==> inputs of run a <==
Design attitude_estimation, start of the top module:
module attitude_estimation(
    input clk,
    input reset,
    output SCLK,
    output MOSI,
    input  MISO_G,
    output SS_G,
    input  MISO_A,
    output SS_A,
    output [15:0] gyro_x,
    output [15:0] gyro_y,
    output [15:0] accl_x,
    output [15:0] accl_y,
    output [15:0] accl_z
    );
make LEC_CHECK=0 ABC_AREA=1 CAP_MARGIN=20 CORE_MARGIN=2 CORE_UTILIZATION=72 CTS_CLUSTER_DIAMETER=384 CTS_CLUSTER_SIZE=98 SETUP_SLACK_MARGIN=1.11 SLEW_MARGIN=20 finish   # period 6.19 ns
run.sh (not shown) runs the stock make flow with config.mk's settings and CLKGATE_MAP_FILE=.
==> run b (differences from run a) <==
==> flow/config.mk (replaced) <==
export PLATFORM = sky130hd
export DESIGN_NAME = attitude_estimation
export DESIGN_NICKNAME = attitude_estimation
export VERILOG_FILES = /design/flow/design.v
export SDC_FILE = /design/flow/constraint.sdc
export NUM_CORES = 4
export LEC_CHECK = 0
export CAP_MARGIN = 20
export CORE_MARGIN = 2
export CORE_UTILIZATION = 26
export SLEW_MARGIN = 20
==> flow/constraint.sdc (replaced) <==
create_clock -name core_clock -period 14.6 [get_ports {clk}]
set_input_delay 2.9200 -clock core_clock [delete_from_list [all_inputs] [get_ports {clk}]]
set_output_delay 2.9200 -clock core_clock [all_outputs]
set_load 0.01 [all_outputs]
==> results_dict.tcl <==
# metrics dict for downstream scripts
set metrics [dict create \
    chipArea_sq_mm 0.0621 \
    status "did not finish" \
    synth_nets 7217 \
    haltStage "clock tree synthesis" \
    first-error "[ERROR DPL-0038] Utilization greater than 100%, impossible to legalize" \
]
That was run a.
==> results_dict.tcl <==
# collected from the flow reports
set metrics [dict create \
    status "complete, no violations" \
    yosysWarnings 4 \
    buffer_area_frac 0.0233 \
    adder_share 0.419 \
    vias 31200 \
    clkSlewWorstSetupHoldPaths_ns 0.06 \
    n_clock_buffer 30 \
    synth_nets 5752 \
]
That was run b.

========
==> run A: inputs <==
Starting RTL as in the previous note.
clock: 12.0 ns
lec_check: 0
cap_margin: 20
cell_pad_in_sites_detail_placement: 1
cell_pad_in_sites_global_placement: 1
core_margin: 2
core_utilization: 40
gpl_routability_driven: 0
place_density: 0.87
slew_margin: 20
tns_end_percent: 80
==> run E: changes against run A <==
Settings changed: ABC_AREA from default to 0, CELL_PAD_IN_SITES_DETAIL_PLACEMENT 1 to default, CELL_PAD_IN_SITES_GLOBAL_PLACEMENT 1 to default, CORE_UTILIZATION 40 to 65, GPL_ROUTABILITY_DRIVEN 0 to 1, GPL_TIMING_DRIVEN from default to 1, MAX_ROUTING_LAYER from default to met4, PLACE_DENSITY 0.87 to default, TNS_END_PERCENT 80 to 40.
==> flow/constraint.sdc (replaced) <==
create_clock -name core_clock -period 10.2 [get_ports {clk}]
set_input_delay 2.0400 -clock core_clock [delete_from_list [all_inputs] [get_ports {clk}]]
set_output_delay 2.0400 -clock core_clock [all_outputs]
set_load 0.01 [all_outputs]
==> changes_impl.md <==
### Implementation results

* Setup violations, final at 78
* Critical Path RT at 10.66 ns
* Worst Clk Skew at 0.0320 ns
* Vias at 38200
* Final worst setup slack at -1.30 ns
* Worst Path Buf+Inv at 8
* Area Growth Syn to Fin at 34.3%
* Clkbuf count at 34
* R2R Path End: preprocessor.Unit_Delay3_out1[3]$_SDFFE_PP0P_
* Worst setup path startpoint: bridge.register_buffer[31]$_SDFFE_PP0P_
* Tot GR Track Use at 0.361
* SO Viols: negative setup slack
* P_comb at 0.0247 mW
* Nets@finish at 6864
* Dpl hpwl at 86.9 mm
* Min cycle time layout at 11.50 ns
* Status: failed layout checks
(the above is from run E)
==> changes_impl.md <==
### Implementation results

* Tot GR Track Use at 0.247
* SO Viols: negative setup slack
* P_comb at 0.0227 mW
* Setup violations, final at 5
* Worst Path Buf+Inv at 9
* Area Growth Syn to Fin at 16.4%
* R2R Path End: preprocessor.Unit_Delay_out1[13]$_SDFFE_PP0P_
* Final worst setup slack at -0.168 ns
* Min cycle time layout at 12.17 ns
* Worst Clk Skew at 0.0213 ns
* Mux frac, synth at 0.0347
* Dpl hpwl at 102 mm
* Vias at 36200
* Status: failed layout checks
* Worst setup path startpoint: bridge.register_buffer[93]$_SDFFE_PP0P_
(the above is from run A)

========
==> harbor: inputs <==
attitude_estimation again, from the RTL that the note above started with.
## attitude_estimation
module attitude_estimation(
    input clk,
    input reset,
    output SCLK,
    output MOSI,
    input  MISO_G,
    output SS_G,
    input  MISO_A,
    output SS_A,
    output [15:0] gyro_x,
    output [15:0] gyro_y,
    output [15:0] accl_x,
    output [15:0] accl_y,
    output [15:0] accl_z
    );
Settings: LEC_CHECK=0, ABC_AREA=1, CAP_MARGIN=20, CORE_MARGIN=2, CORE_UTILIZATION=72, CTS_CLUSTER_SIZE=72, PLACE_DENSITY_LB_ADDON=0.01, SETUP_SLACK_MARGIN=-0.64, SLEW_MARGIN=20; clock period 8.82 ns.
==> juniper (differences from harbor) <==
--- a/flow/config.mk
+++ b/flow/config.mk
@@ -7,9 +7,6 @@
 export LEC_CHECK = 0
-export ABC_AREA = 1
 export CAP_MARGIN = 20
 export CORE_MARGIN = 2
-export CORE_UTILIZATION = 72
-export CTS_CLUSTER_SIZE = 72
-export PLACE_DENSITY_LB_ADDON = 0.01
-export SETUP_SLACK_MARGIN = -0.64
+export CORE_UTILIZATION = 65
+export MAX_ROUTING_LAYER = met4
 export SLEW_MARGIN = 20
==> flow/constraint.sdc (replaced) <==
create_clock -name core_clock -period 10.8 [get_ports {clk}]
set_input_delay 2.1600 -clock core_clock [delete_from_list [all_inputs] [get_ports {clk}]]
set_output_delay 2.1600 -clock core_clock [all_outputs]
set_load 0.01 [all_outputs]
==> comparison <==
- juniper ran to the end with violations: negative setup slack. harbor died in clock tree synthesis.
- Between harbor and juniper, the lower synthesized area is in juniper (gap about 7.5%, measured against juniper).
- Synthesized cell count: juniper is lower than harbor (24%).
- Die size: juniper is higher than harbor (about 3%).
Power is estimated from default activity; no workload was simulated.
